==> inputs of wip/violet <==
==> flow/design.v <==
`timescale 1ns / 1ps
module PC(input clk,input rst, 
	input [31:0]jump_address,
	input[31:0] alu_ou_result,
	input [31:0]alu_result,
	input [1:0]pc_source,
	input zero,
	input pcwrite ,
	input pcwrite_cond,
	output reg [31:0] pc_out
    );
	 wire pc_in;
	 assign pc_in=pcwrite||(zero&&pcwrite_cond);
	always@(posedge clk or posedge rst)begin
		if(rst)begin
			pc_out<=0;
		end
		else begin
			if(pc_in)begin
				case(pc_source)
					2'b00:pc_out<=pc_out+1;
					2'b01:pc_out<=alu_ou_result;
					2'b10:pc_out<=jump_address;
					default:pc_out<=alu_result;
				endcase
			end
		end
	end
endmodule
`timescale 1ns / 1ps
module Instruction_reg(input [31:0]instruction,
input IRwrite,
input clk,
input rst,
output reg[5:0]opcode,
output reg[5:0]func,
output reg[31:0]jump_address,
output reg[4:0]rs,
output reg[4:0]rt,
output reg[4:0]rd,
output reg[31:0]signextend
    );
always@(posedge clk or posedge rst)begin
	if(rst)begin
		opcode<=0;
		rs<=0;
		rt<=0;
		rd<=0;
		func<=0;
		jump_address<=0;
		signextend<=0;
	end	
	else begin
		if(IRwrite)begin
			opcode<=instruction[31:26];
			rs<=instruction[25:21];
			rt<=instruction[20:16];
			rd<=instruction[15:11];
			func<=instruction[5:0];
			jump_address<={16'b0, instruction[15:0]};
			signextend<= {{16{instruction[15]}}, instruction[15:0]};
		end	
	end 
end
endmodule
`timescale 1ns / 1ps
module memory_data_register(input [31:0]data_in,
	input clk,input rst,
	output reg [31:0]mdr_result
    );
	always@(posedge clk or posedge rst)begin
		if(rst)begin
			mdr_result<=0;
		end
		else
			mdr_result<=data_in;
	end
endmodule
`timescale 1ns / 1ps
module controlunit (
    input clk,
    input rst,
    input [5:0] opcode,
    output PCWrite,
    output IorD,
    output MemWrite,
    output IRWrite,
    output ALUSrcA,
    output [1:0] ALUSrcB,
    output [1:0] ALUOp,
    output MemtoReg,
    output RegWrite,
    output RegDst,
    output PCWriteCond,
    output MemRead,
    output [1:0] PCSource,
    output Branch
    );
  reg PCWrite_reg, IorD_reg, MemWrite_reg, IRWrite_reg, ALUSrcA_reg, MemtoReg_reg, RegWrite_reg, RegDst_reg, PCWriteCond_reg, MemRead_reg, Branch_reg;
  reg [1:0] PCSource_reg;
  reg [1:0] ALUSrcB_reg;
  reg [1:0] ALUOp_reg;
    reg [3:0] next_state, current_state;
    parameter IDLE = 4'b0000, FETCH = 4'b0001, DECODE = 4'b0010, RTYP1 = 4'b0011, RTYP2 = 4'b0100, LW = 4'b0101,
    LW1 = 4'b0110, LW2 = 4'b0111, SW = 4'b1000, SW1 = 4'b1001, BEQ = 4'b1010, JUMP = 4'b1011;
    always@(posedge clk or posedge rst)
    begin 
        if(rst)
            current_state <= IDLE;
        else
            current_state <= next_state;
    end
    always@(current_state or opcode) begin
        case(current_state)
            IDLE: next_state = FETCH;
            FETCH: next_state= DECODE;
            DECODE: 
                case(opcode)
                    6'b000000: next_state = RTYP1;
                    6'b100011: next_state = LW;
                    6'b101011: next_state = SW;
                    6'b000100: next_state = BEQ;
                    6'b001000: next_state = JUMP;
                    default: next_state = IDLE;
                endcase
            RTYP1: next_state = RTYP2;
            LW: next_state = LW1;
            LW1: next_state = LW2;
            SW: next_state = SW1;
            SW1: next_state = IDLE;
            LW2: next_state = IDLE;
            RTYP2: next_state = IDLE;
            BEQ: next_state = IDLE;
            JUMP: next_state = IDLE;
            default: next_state = IDLE;
        endcase
    end
    always@(current_state)
    begin
            PCWrite_reg = 0;
            IorD_reg = 0;
            MemWrite_reg = 0;
            IRWrite_reg = 0;
            ALUSrcA_reg = 0;
            ALUSrcB_reg = 0;
            ALUOp_reg = 0;
            MemtoReg_reg = 0;
            RegWrite_reg = 0;
            RegDst_reg = 0;
            PCWriteCond_reg = 0;
            MemRead_reg = 0;
            PCSource_reg = 0;
            Branch_reg = 0;
        case(current_state)
            FETCH: begin
                PCWrite_reg = 1;
                IRWrite_reg = 1;
                ALUSrcB_reg = 2'b01;
					 MemRead_reg=1;
            end
            DECODE: begin
                ALUSrcB_reg = 2'b11;
            end
            RTYP1: begin
                ALUSrcA_reg = 1;
                ALUOp_reg = 2'b10;
            end
            RTYP2: begin
                RegDst_reg = 1;
                RegWrite_reg = 1;
            end
            LW, SW: begin
                ALUSrcA_reg = 1;
                ALUSrcB_reg = 2'b10;
            end
            LW1: begin
                IorD_reg = 1;
                MemRead_reg = 1;
            end
            LW2: begin
                MemtoReg_reg = 1;
                RegWrite_reg = 1;
            end
            SW1: begin
                IorD_reg = 1;
                MemWrite_reg = 1;
            end
            BEQ: begin
                ALUSrcA_reg = 1;
                ALUOp_reg = 2'b01;
                PCSource_reg = 2'b01;
                PCWriteCond_reg = 1;
                Branch_reg = 1;
            end
            JUMP: begin
                PCSource_reg = 2'b10;
                PCWrite_reg = 1;
            end
        endcase
    end
    assign PCWrite = PCWrite_reg;
    assign IorD = IorD_reg;
    assign MemWrite = MemWrite_reg;
    assign IRWrite = IRWrite_reg;
    assign ALUSrcA = ALUSrcA_reg;
    assign ALUSrcB = ALUSrcB_reg;
    assign ALUOp = ALUOp_reg;
    assign MemtoReg = MemtoReg_reg;
    assign RegWrite = RegWrite_reg;
    assign RegDst = RegDst_reg;
    assign PCWriteCond = PCWriteCond_reg;
    assign MemRead = MemRead_reg;
    assign PCSource = PCSource_reg;
    assign Branch = Branch_reg;
endmodule
module Registers( input clk,input rst,
	input [4:0]rs,
	input [4:0]rt,
	input [4:0]rd,	
	input regdst,
	input regwrite,
	input memtoreg,
	input[31:0] alu_ou_result,
	input[31:0]mdr_result,
	output reg[31:0]rs_data,
	output reg[31:0]rt_data
    );
	reg [31:0] register [9:0];
	wire [4:0] wa = regdst ? rd : rt;
	always@(*)begin
		if(rst)begin
			rs_data=0;
			rt_data=0;
		end
		else begin
			rs_data=(rs<5'd10)?register[rs]:32'b0;
			rt_data=(rt<5'd10)?register[rt]:32'b0;
		end
	end
	always@(posedge clk)begin
		if(regwrite && wa<5'd10)begin
			if(memtoreg)begin
				register[wa]<=mdr_result;
			end
			else
				register[wa]<=alu_ou_result;
		end
	end
endmodule
module registerA(input clk,input rst, input [31:0]rs_data,
	output reg[31:0]A_out
    );
	always@(posedge clk or posedge rst)begin
		if(rst)
			A_out<=0;
		else
			A_out<=rs_data;
	end
endmodule
module registerB(input clk,input rst, input [31:0]rt_data,
	output reg[31:0]B_out
    );
	always@(posedge clk or posedge rst)begin
		if(rst)
			B_out<=0;
		else
			B_out<=rt_data;
	end
endmodule
module Alu_Control(input clk,input rst,
	input [5:0]func,
	input[1:0]alu_op,
	output reg[3:0] alu_control
    );
	always @(*) begin
    if (rst) begin
        alu_control = 4'b0000;
    end
    else begin
        case (alu_op)
            2'b10: case (func)
                6'b000000: alu_control = 4'b0010;
                6'b000001: alu_control = 4'b0110;
                6'b000010: alu_control = 4'b0000;
                default: alu_control = 4'b0010;
            endcase
            2'b01: alu_control = 4'b0110;
            2'b11: alu_control = 4'b0010;
            default: alu_control = 4'b0010;
        endcase
    end
end
endmodule
module ALU(alu_result,zero,clk,inputA,inputB,signextend,pc,alu_control,alu_src_A,alu_src_B);
  output reg [31:0] alu_result;
  output reg zero;
  input clk;
  input wire [31:0] inputA,inputB;
  input wire [31:0] signextend;
  input wire [31:0]pc;
  input wire [3:0] alu_control;
  input wire alu_src_A;
  input wire [1:0]alu_src_B;
 reg [31:0] input1,input2;
  always@(*)begin
	if(alu_src_A)
		input1=inputA;
	else
		input1=pc;
  end
  always@(*)begin
	case(alu_src_B)
		2'b00:input2=inputB;
		2'b01:input2=1;
		default:input2=signextend;
	endcase	
  end
  always @(*)
      begin
          case (alu_control)
          4'b0010: alu_result = input1 + input2; 
          4'b0110: alu_result = input1 - input2; 
          4'b0000: alu_result = input1 & input2; 
          4'b0001: alu_result = input1 | input2; 
          4'b1100: alu_result = ~(input1 | input2); 
          4'b1001: alu_result = input2 << input1 ; 
          default: alu_result = input1 + input2;
       endcase
      end
  always@(alu_result)       
    begin
      if(alu_result == 32'h0000_0000)
            zero = 1'b1;
        else
            zero = 1'b0;
    end
endmodule
`timescale 1ns / 1ps
module ALUreg(input[31:0]alu_result,
	input clk,input rst,
	output reg[31:0]alu_ou_result
    );
	always@(posedge clk or posedge rst)begin
		if(rst)
			alu_ou_result<=0;
		else
			alu_ou_result<=alu_result;
	end
endmodule
`timescale 1ns / 1ps
module Integration(input clk,
	 input rst,
	 output [31:0]mem_addr,
	 output [31:0]mem_wdata,
	 output mem_we,
	 input [31:0]mem_rdata
 );
 	wire [5:0]func;
	wire [31:0]signextend;
	wire [31:0]rs_data;
	wire [31:0]rt_data;
	 wire [31:0]mdr_result;
	 wire [31:0]A_out;
	  wire [31:0]B_out;
	  wire [31:0]alu_ou_result;
	   wire[3:0]alu_control;
	 wire zero;
	 wire [31:0]instruction;
	 wire [31:0]pc_out;
	 wire [31:0]jump_address;
	 wire [31:0]alu_result;
	 wire [5:0] opcode;
	 wire [4:0] rs;
	 wire [4:0] rt;
	 wire [4:0] rd;
	 wire PCWrite;
	 wire IorD;
	 wire MemWrite;
	 wire IRWrite;
	 wire ALUSrcA;
	 wire [1:0] ALUSrcB;
	 wire [1:0] ALUOp;
	 wire MemtoReg;
	 wire RegWrite;
	 wire RegDst;
	 wire PCWriteCond;
	 wire MemRead;
	 wire [1:0] PCSource;
	 wire Branch;
	assign instruction = mem_rdata;
	assign mem_addr = IorD ? alu_ou_result : pc_out;
	assign mem_wdata = B_out;
	assign mem_we = MemWrite;
PC pc (
    .clk(clk), 
    .rst(rst), 
    .jump_address(jump_address),
    .alu_ou_result(alu_ou_result),
    .alu_result(alu_result),
    .pc_source(PCSource), 
    .zero(zero),
    .pcwrite(PCWrite), 
    .pcwrite_cond(PCWriteCond),
    .pc_out(pc_out)
    );
	Instruction_reg IR (
    .instruction(instruction), 
    .IRwrite(IRWrite), 
    .clk(clk), 
    .rst(rst), 
    .opcode(opcode), 
    .func(func), 
    .jump_address(jump_address), 
    .rs(rs), 
    .rt(rt), 
    .rd(rd), 
    .signextend(signextend)
    );
	 memory_data_register mdr (
    .data_in(mem_rdata), 
    .clk(clk), 
    .rst(rst), 
    .mdr_result(mdr_result)
    );
	 controlunit control (
    .clk(clk), 
    .rst(rst), 
    .opcode(opcode), 
    .PCWrite(PCWrite), 
    .IorD(IorD), 
    .MemWrite(MemWrite), 
    .IRWrite(IRWrite), 
    .ALUSrcA(ALUSrcA), 
    .ALUSrcB(ALUSrcB), 
    .ALUOp(ALUOp), 
    .MemtoReg(MemtoReg), 
    .RegWrite(RegWrite), 
    .RegDst(RegDst), 
    .PCWriteCond(PCWriteCond), 
    .MemRead(MemRead), 
    .PCSource(PCSource), 
    .Branch(Branch)
    );
	Registers registermem (
    .clk(clk), 
    .rst(rst), 
    .rs(rs), 
    .rt(rt), 
    .rd(rd), 
    .regdst(RegDst), 
    .regwrite(RegWrite), 
    .memtoreg(MemtoReg), 
    .alu_ou_result(alu_ou_result), 
    .mdr_result(mdr_result), 
    .rs_data(rs_data), 
    .rt_data(rt_data)
    );
	 registerA Areg (
    .clk(clk), 
    .rst(rst), 
    .rs_data(rs_data), 
    .A_out(A_out)
    );
	 registerB Breg (
    .clk(clk), 
    .rst(rst), 
    .rt_data(rt_data), 
    .B_out(B_out)
    );
	Alu_Control alu_cont(
    .clk(clk), 
    .rst(rst), 
    .func(func), 
    .alu_op(ALUOp), 
    .alu_control(alu_control)
    );
	ALU alu (
    .alu_result(alu_result), 
    .zero(zero), 
	 .clk(clk),
    .inputA(A_out), 
    .inputB(B_out), 
    .signextend(signextend), 
    .pc(pc_out), 
    .alu_control(alu_control), 
    .alu_src_A(ALUSrcA), 
    .alu_src_B(ALUSrcB)
    );
	 ALUreg alureg (
    .alu_result(alu_result), 
    .clk(clk), 
    .rst(rst), 
    .alu_ou_result(alu_ou_result)
    );
endmodule
==> flow/run.sh <==
#!/bin/bash
# the make line also repeats each setting of config.mk as NAME=value (left out here)
make -C /OpenROAD-flow-scripts/flow DESIGN_CONFIG=/design/flow/config.mk WORK_HOME=/design/flow/orfs CLKGATE_MAP_FILE= finish
==> flow/config.mk <==
export PLATFORM = sky130hd
export DESIGN_NAME = Integration
export DESIGN_NICKNAME = Integration
export VERILOG_FILES = /design/flow/design.v
export SDC_FILE = /design/flow/constraint.sdc
export NUM_CORES = 4
export LEC_CHECK = 0
export CAP_MARGIN = 20
export CELL_PAD_IN_SITES_DETAIL_PLACEMENT = 0
export CORE_MARGIN = 2
export CORE_UTILIZATION = 71
export CTS_CLUSTER_SIZE = 42
export SETUP_SLACK_MARGIN = -0.41
export SLEW_MARGIN = 20
==> flow/constraint.sdc <==
create_clock -name core_clock -period 4.85 [get_ports {clk}]
set_input_delay 0.9700 -clock core_clock [delete_from_list [all_inputs] [get_ports {clk}]]
set_output_delay 0.9700 -clock core_clock [all_outputs]
set_load 0.01 [all_outputs]
==> inputs of wip/umber, as changes to wip/violet <==
Settings changed: CELL_PAD_IN_SITES_GLOBAL_PLACEMENT set to 3, CORE_ASPECT_RATIO set to 0.56, CORE_MARGIN 2 to 5, CORE_UTILIZATION 71 to 29, CTS_CLUSTER_SIZE 42 to 87, GPL_TIMING_DRIVEN set to 0, MIN_ROUTING_LAYER set to met2, PLACE_DENSITY_LB_ADDON set to 0.29, SETUP_SLACK_MARGIN -0.41 to 2.66, TNS_END_PERCENT set to 50.
==> flow/constraint.sdc (replaced) <==
create_clock -name core_clock -period 11.0 [get_ports {clk}]
set_input_delay 2.2000 -clock core_clock [delete_from_list [all_inputs] [get_ports {clk}]]
set_output_delay 2.2000 -clock core_clock [all_outputs]
set_load 0.01 [all_outputs]
==> inputs of wip/harbor, as changes to wip/violet <==
Settings changed: CAP_MARGIN 20 to 0, CELL_PAD_IN_SITES_DETAIL_PLACEMENT 0 to not set, CORE_UTILIZATION 71 to 72, CTS_CLUSTER_DIAMETER set to 305, CTS_CLUSTER_SIZE 42 to 13, PLACE_DENSITY_LB_ADDON set to 0.15, SETUP_SLACK_MARGIN -0.41 to 0.28, SLEW_MARGIN 20 to 40.
==> flow/constraint.sdc (replaced) <==
create_clock -name core_clock -period 2.02 [get_ports {clk}]
set_input_delay 0.4040 -clock core_clock [delete_from_list [all_inputs] [get_ports {clk}]]
set_output_delay 0.4040 -clock core_clock [all_outputs]
set_load 0.01 [all_outputs]
==> job_summary.md <==
## Implementation flow summary

| Metric | Value |
|---|---|
| Status | aborted with a tool error |
| Stopped at | global routing (5_1_grt) |
| Tool Error | [ERROR GRT-0232] Routing congestion too high. Check the congestion heatmap in the GUI. |
| Dpl ws | -1.48 ns |
| Initial Util | between 70% and 80% |
| Inserted Clock Buffers | 48 |
| Met2 global-route usage | 94.5% |
| GRT Total Usage | a little under nine tenths |
| Post-CTS Hold Buffers | 0 |
| Clock root buffer | clkbuf_16 |
| Die area | 40,200 µm² |
# the run above: wip/violet

==> job_summary.md <==
### Yosys + OpenROAD results

| Metric | Value |
|---|---|
| GRT Total Usage | 36.1% |
| Inserted Clock Buffers | 49 |
| Die area | about 100,000 µm² |
| Reg2Reg Launch Point | control.current_state[0] |
| Initial Util | 29.2% |
| Status | no timing/DRC/antenna violations |
| Clock root buffer | clkbuf_16 |
| Dpl ws | -0.0888 ns |
| Met2 global-route usage | 35.6% |
| Post-CTS Hold Buffers | 0 |
# the run above: wip/umber

==> job_summary.md <==
## Implementation flow summary

| Metric | Value |
|---|---|
| Total core area | 37,600 µm² |
| Dpl ws | -4.24 ns |
| Area share, top type | about a third |
| Cells after DPL | around 3,200 |
| Comb area leader | multiplexers |
| Die area | 39,600 µm² |
| XOR Share, Synth | 1.69% |
| Synth mux share | 18.4% |
| Area reported by Yosys stat | around 27,000 µm² |
| Stopped at | clock tree synthesis (4_1_cts) |
| Cell area leaders | edfxtp_1, dfrtp_1, mux4_2 |
| Tool Error | [ERROR DPL-0033] detailed placement checks failed during check placement. |
| Initial Util | 72.9% |
| Status | aborted with a tool error |
# the run above: wip/harbor

